==> flow/design.v (excerpt) <==
module ALU(
input clk,
input [15:0]a,b,
input [3*8:0] op,
output  reg [31:0]out
    );
export LEC_CHECK = 0
export CAP_MARGIN = 20
export CORE_MARGIN = 2
export CORE_UTILIZATION = 72
export CTS_CLUSTER_DIAMETER = 364
export CTS_CLUSTER_SIZE = 32
export SLEW_MARGIN = 20
create_clock -name core_clock -period 10.6 [get_ports {clk}]
run.sh (not shown) runs the stock make flow with config.mk's settings and CLKGATE_MAP_FILE=.
The starting point stopped in detailed placement (3_5_place_dp) with DPL-0038.
Next try:
--- a/flow/config.mk
+++ b/flow/config.mk
@@ -10,3 +10 @@
-export CORE_UTILIZATION = 72
-export CTS_CLUSTER_DIAMETER = 364
-export CTS_CLUSTER_SIZE = 32
+export CORE_UTILIZATION = 40
==> flow/constraint.sdc (replaced) <==
create_clock -name core_clock -period 27.1 [get_ports {clk}]
set_input_delay 5.4200 -clock core_clock [delete_from_list [all_inputs] [get_ports {clk}]]
set_output_delay 5.4200 -clock core_clock [all_outputs]
set_load 0.01 [all_outputs]
The new run finished with timing, DRC and antenna clean; die area goes up by about 80%; area after synthesis is unchanged; synthesized cell count stays the same.
Next try:
--- a/flow/config.mk
+++ b/flow/config.mk
@@ -10 +10,2 @@
-export CORE_UTILIZATION = 40
+export CORE_UTILIZATION = 58
+export SETUP_SLACK_MARGIN = 4.35
==> flow/constraint.sdc (replaced) <==
create_clock -name core_clock -period 15.0 [get_ports {clk}]
set_input_delay 3.0000 -clock core_clock [delete_from_list [all_inputs] [get_ports {clk}]]
set_output_delay 3.0000 -clock core_clock [all_outputs]
set_load 0.01 [all_outputs]
Result: Now the flow stopped in global routing (5_1_grt) (GRT-0232). Synthesized area stays the same. Die size is lower by 31%. Synthesized cell count is unchanged.
Next try:
--- a/flow/config.mk
+++ b/flow/config.mk
@@ -10,2 +10,2 @@
-export CORE_UTILIZATION = 58
-export SETUP_SLACK_MARGIN = 4.35
+export CORE_UTILIZATION = 67
+export CTS_CLUSTER_SIZE = 98
==> flow/constraint.sdc (replaced) <==
create_clock -name core_clock -period 35.4 [get_ports {clk}]
set_input_delay 7.0800 -clock core_clock [delete_from_list [all_inputs] [get_ports {clk}]]
set_output_delay 7.0800 -clock core_clock [all_outputs]
set_load 0.01 [all_outputs]
Effect: The new run completed with no timing, DRC or antenna violations. Die size decreases by 13%. Synthesized area is unchanged. Synthesized cell count does not change.

--- another note on this design; it stands on its own ---

==> inputs of v28 <==
==> flow/design.v (excerpt) <==
module ALU(
input clk,
input [15:0]a,b,
input [3*8:0] op,
output  reg [31:0]out
    );
clock: 14.7 ns
lec_check: 0
abc_area: 1
cap_margin: 20
core_margin: 2
core_utilization: 72
cts_cluster_diameter: 367
cts_cluster_size: 96
place_density: 0.42
slew_margin: 20
run.sh (not shown) runs the stock make flow with config.mk's settings and CLKGATE_MAP_FILE=.
==> v38 (differences from v28) <==
Settings changed: ABC_AREA 1 to unset, CORE_UTILIZATION 72 to 50, CTS_CLUSTER_DIAMETER 367 to unset, CTS_CLUSTER_SIZE 96 to unset, PLACE_DENSITY 0.42 to unset, SETUP_SLACK_MARGIN set to -0.2.
==> flow/constraint.sdc (replaced) <==
create_clock -name core_clock -period 15.0 [get_ports {clk}]
set_input_delay 3.0000 -clock core_clock [delete_from_list [all_inputs] [get_ports {clk}]]
set_output_delay 3.0000 -clock core_clock [all_outputs]
set_load 0.01 [all_outputs]
==> v35 (differences from v28) <==
Settings changed: ABC_AREA 1 to unset, CORE_UTILIZATION 72 to 27, CTS_CLUSTER_DIAMETER 367 to unset, CTS_CLUSTER_SIZE 96 to unset, PLACE_DENSITY 0.42 to unset.
==> flow/constraint.sdc (replaced) <==
create_clock -name core_clock -period 32.6 [get_ports {clk}]
set_input_delay 6.5200 -clock core_clock [delete_from_list [all_inputs] [get_ports {clk}]]
set_output_delay 6.5200 -clock core_clock [all_outputs]
set_load 0.01 [all_outputs]
==> v13 (differences from v28) <==
Settings changed: ABC_AREA 1 to unset, CORE_UTILIZATION 72 to 68, CTS_CLUSTER_DIAMETER 367 to unset, CTS_CLUSTER_SIZE 96 to unset, PLACE_DENSITY 0.42 to unset, SETUP_SLACK_MARGIN set to -1.55.
==> flow/constraint.sdc (replaced) <==
create_clock -name core_clock -period 21.9 [get_ports {clk}]
set_input_delay 4.3800 -clock core_clock [delete_from_list [all_inputs] [get_ports {clk}]]
set_output_delay 4.3800 -clock core_clock [all_outputs]
set_load 0.01 [all_outputs]
==> qor summary <==
Status: v35 complete, no violations; v38 complete, but fails checks; v13 did not finish; v28 did not finish
Failing step: v35 -; v38 -; v13 clock tree synthesis; v28 detailed placement
Reasons for failing layout checks: v35 -; v38 setup timing; v13 -; v28 -
1st-iter DRT viols: v35 1718; v38 2058; v13 -; v28 -
Num rows: v35 95; v38 70; v13 60; v28 58
Top pwr grp: v35 the clock network; v38 the clock network; v13 -; v28 -
Final hold violation count: v35 0; v38 0; v13 -; v28 -
Critical Path Source: v35 op[4]; v38 op[24]; v13 -; v28 -
Crit end category: v35 flop; v38 flop; v13 -; v28 -
Standard cell core area: v35 0.06716 mm2; v38 0.03635 mm2; v13 0.02673 mm2; v28 0.02518 mm2
Gr usage total: v35 17.79%; v38 39.34%; v13 -; v28 -
Switching part of the total: v35 33.25%; v38 31.92%; v13 -; v28 -
Synthesized cell area: v35 0.01833 mm2; v38 0.01833 mm2; v13 0.01833 mm2; v28 0.01848 mm2
Warning total across the stage logs: v35 70; v38 74; v13 -; v28 -
Unrepaired setup endpoints after global routing: v35 false; v38 true; v13 -; v28 -
Number of levels the H-tree was split into: v35 2; v38 2; v13 -; v28 -
Slew at the pin closest to its max-slew limit: v35 1.110 ns; v38 0.8930 ns; v13 -; v28 -
Power is estimated from default activity; no workload was simulated.
